Setup of build 23:
==> flow/design.v <==
module FIR_low_pass_filter(
	input clk,
	input rst,
	input [7:0]FIR_IN,
	output reg [16:0]FIR_OUT
);
reg[7:0] delay_pipeline1;
reg[7:0] delay_pipeline2;
reg[7:0] delay_pipeline3;
reg[7:0] delay_pipeline4;
reg[7:0] delay_pipeline5;
reg[7:0] delay_pipeline6;
reg[7:0] delay_pipeline7;
reg[7:0] delay_pipeline8;
reg[7:0] delay_pipeline9;
wire[7:0] coeff1 = 8'd7;	 
wire[7:0] coeff2 = 8'd5;
wire[7:0] coeff3 = 8'd51;
wire[7:0] coeff4 = 8'd135;
wire[7:0] coeff5 = 8'd179;
wire[7:0] coeff6 = 8'd135;
wire[7:0] coeff7 = 8'd51;
wire[7:0] coeff8 = 8'd5;
wire[7:0] coeff9 = 8'd7;
reg signed [16:0] multi_data1 ; 
reg signed [16:0] multi_data2 ;
reg signed [16:0] multi_data3 ;
reg signed [16:0] multi_data4 ;
reg signed [16:0] multi_data5 ;
reg signed [16:0] multi_data6 ;
reg signed [16:0] multi_data7 ;
reg signed [16:0] multi_data8 ;
reg signed [16:0] multi_data9 ;
always@(posedge clk or negedge rst)
if(!rst)
begin
	delay_pipeline1 <= 8'b0 ;
	delay_pipeline2 <= 8'b0 ;
	delay_pipeline3 <= 8'b0 ;
	delay_pipeline4 <= 8'b0 ;
	delay_pipeline5 <= 8'b0 ;
	delay_pipeline6 <= 8'b0 ;
	delay_pipeline7 <= 8'b0 ;
	delay_pipeline8 <= 8'b0 ;
	delay_pipeline9 <= 8'b0 ;
end
else
begin
	delay_pipeline1 <= FIR_IN;
	delay_pipeline2 <= delay_pipeline1 ;
	delay_pipeline3 <= delay_pipeline2 ;
	delay_pipeline4 <= delay_pipeline3 ;
	delay_pipeline5 <= delay_pipeline4 ;
	delay_pipeline6 <= delay_pipeline5 ;
	delay_pipeline7 <= delay_pipeline6 ;
	delay_pipeline8 <= delay_pipeline7 ;
	delay_pipeline9 <= delay_pipeline8 ;
end
always@(posedge clk or negedge rst)  
	if(!rst)
		multi_data1 <= 17'b0 ;
	else
		multi_data1 <= delay_pipeline1*coeff1 ;
always@(posedge clk or negedge rst)  
	if(!rst)
		multi_data2 <= 17'b0 ;
	else
		multi_data2 <= delay_pipeline2*coeff2 ;
always@(posedge clk or negedge rst)  
	if(!rst)
		multi_data3 <= 17'b0 ;
	else
		multi_data3 <= delay_pipeline3*coeff3 ;
always@(posedge clk or negedge rst)  
	if(!rst)
		multi_data4 <= 17'b0 ;
	else
		multi_data4 <= delay_pipeline4*coeff4 ;
always@(posedge clk or negedge rst)  
	if(!rst)
		multi_data5 <= 17'b0 ;
	else
		multi_data5 <= delay_pipeline5*coeff5 ;
always@(posedge clk or negedge rst)  
	if(!rst)
		multi_data6 <= 17'b0 ;
	else
		multi_data6 <= delay_pipeline6*coeff6 ;
always@(posedge clk or negedge rst)  
	if(!rst)
		multi_data7 <= 17'b0 ;
	else
		multi_data7 <= delay_pipeline7*coeff7 ;
always@(posedge clk or negedge rst)  
	if(!rst)
		multi_data8 <= 17'b0 ;
	else
		multi_data8 <= delay_pipeline8*coeff8 ;
always@(posedge clk or negedge rst)  
	if(!rst)
		multi_data9 <= 17'b0 ;
	else
		multi_data9 <= delay_pipeline9*coeff9 ;
always@(posedge clk or negedge rst)
	if(!rst)
		FIR_OUT <= 16'b0 ;
	else
		FIR_OUT <= multi_data1 + multi_data2 + multi_data3 + multi_data4 +multi_data5 + multi_data6 + multi_data7 + multi_data8 + multi_data9 ;
endmodule
clock: 3.57 ns
lec_check: 0
abc_area: 1
cap_margin: 20
core_margin: 2
core_utilization: 72
place_density_lb_addon: 0.2
setup_slack_margin: -0.16
slew_margin: 20
run.sh (not shown) runs the stock make flow with config.mk's settings and CLKGATE_MAP_FILE=.
Build 23: flow complete, layout not clean; failing: setup timing
Inputs modified between build 23 and build 33:
- changing CORE_UTILIZATION from 72 to 35
- removing ABC_AREA (formerly 1)
- removing SETUP_SLACK_MARGIN (formerly -0.16)
- removing PLACE_DENSITY_LB_ADDON (formerly 0.2)
- changing the clock period (ns, I/O delays scaled along) from 3.57 to 11.1
- Complete run, failing final checks: build 23, reason setup timing.
- Build 33 has completed all stages; timing, DRC and antenna checks passed.
- Looking at launch point of the critical path, the multi_data4[12]$_DFF_PN0_ result is from build 23; the multi_data1[2]$_DFF_PN0_ one comes from build 33.
- Final sum of negative setup slack was higher in the run labelled build 33.
- Measured against build 33, the post-synth design cell area of build 23 comes out at 1.06 times the reference value.
- In build 33 the minimum period implied by the final worst setup slack turned out 0.55 ns higher than in build 23.
Edits applied to the flow inputs when going from build 33 to build 38:
- SETUP_SLACK_MARGIN newly set to 1.4
- CORE_UTILIZATION changed from 35 to 68
- the clock period (ns, I/O delays scaled along) changed from 11.1 to 5.17
Results
A highest signal layer in the routed design of met5 is what build 33 shows, while met4 belongs to build 38. Register-to-register slack: build 38 < build 33. Between build 38 and build 33, the clock network area share does not differ in any meaningful way. Summary — met3 layer wire length in the routed design, build 38 relative to build 33: higher, by about 80%. [build 38] number of inserted filler cells in the final layout fell 2,576 relative to build 33. In the reports for build 38 and build 33, the larger initial standard-cell utilization of the core belongs to build 38. Diff build 33 -> build 38: final cell area excluding filler cells increased 100 sq um; ratio of routed vias to standard cells picked up an extra about 19%; setup slack at placement decreased 5.76 ns.
Edits applied to the flow inputs when going from build 38 to build 39:
- SETUP_SLACK_MARGIN changed from 1.4 to 0.88
- PLACE_DENSITY newly set to 0.35
- CORE_UTILIZATION changed from 68 to 72
- the clock period (ns, I/O delays scaled along) changed from 5.17 to 3.05
==> comparison <==
Build 38 and build 39 ended up with nearly the same share of synthesized area occupied by flip-flops and latches.
Fraction of the core area occupied by cells at floorplan ends up lower on build 38.
Build 39 ends up with a placed wire-length estimate after detailed placement that is 18% higher than in build 38.
The run showing the smaller number of placement rows is build 39.
Build 39 has die area below what build 38 had.
As far as number of buffers added by the clock tree synthesis step goes, build 39 and build 38 are indistinguishable; the numbers are identical.
[build 39] number of cells upsized or downsized after cts rose 197 relative to build 38
Re total cell area reported by yosys after synthesis: no difference whatsoever between build 38 and build 39.
FAIL build 39 @ global routing: tool exited with error
For build 48, these inputs were changed with respect to build 39:
- PLACE_DENSITY no longer set, was 0.35
- SETUP_SLACK_MARGIN now -0.16, was 0.88
- the clock period (ns, I/O delays scaled along) now 3.84, was 3.05
## What came out
Build 48: flow complete, layout not clean; failing: setup timing. From build 39 to build 48 the numbers moved as follows: detailed placement HPWL moved down; gate count after technology mapping saw little to no change; placement-stage cell area fell by 7.3%; number of post-CTS setup repair buffers -49. As far as die size goes, build 39 and build 48 are indistinguishable; the numbers are identical. Post-placement setup slack in build 48 vs build 39: up 0.79 ns.
Edits applied to the flow inputs when going from build 48 to build 58:
- a change of CORE_UTILIZATION from 72 to 40
- a deleted SETUP_SLACK_MARGIN that had been -0.16
- a change of the clock period (ns, I/O delays scaled along) from 3.84 to 7.0
## What came out
Placeable core region of build 58 exceeds that of build 48 by more than half.
Compared with build 48, build 58 shows routed wire length that has gone down by a little under 10%.
Summary of build 48 and build 58: one run falls short of a clean finish, namely build 48.
Final checks on build 48, whose flow otherwise completed, came back failing, citing setup timing.
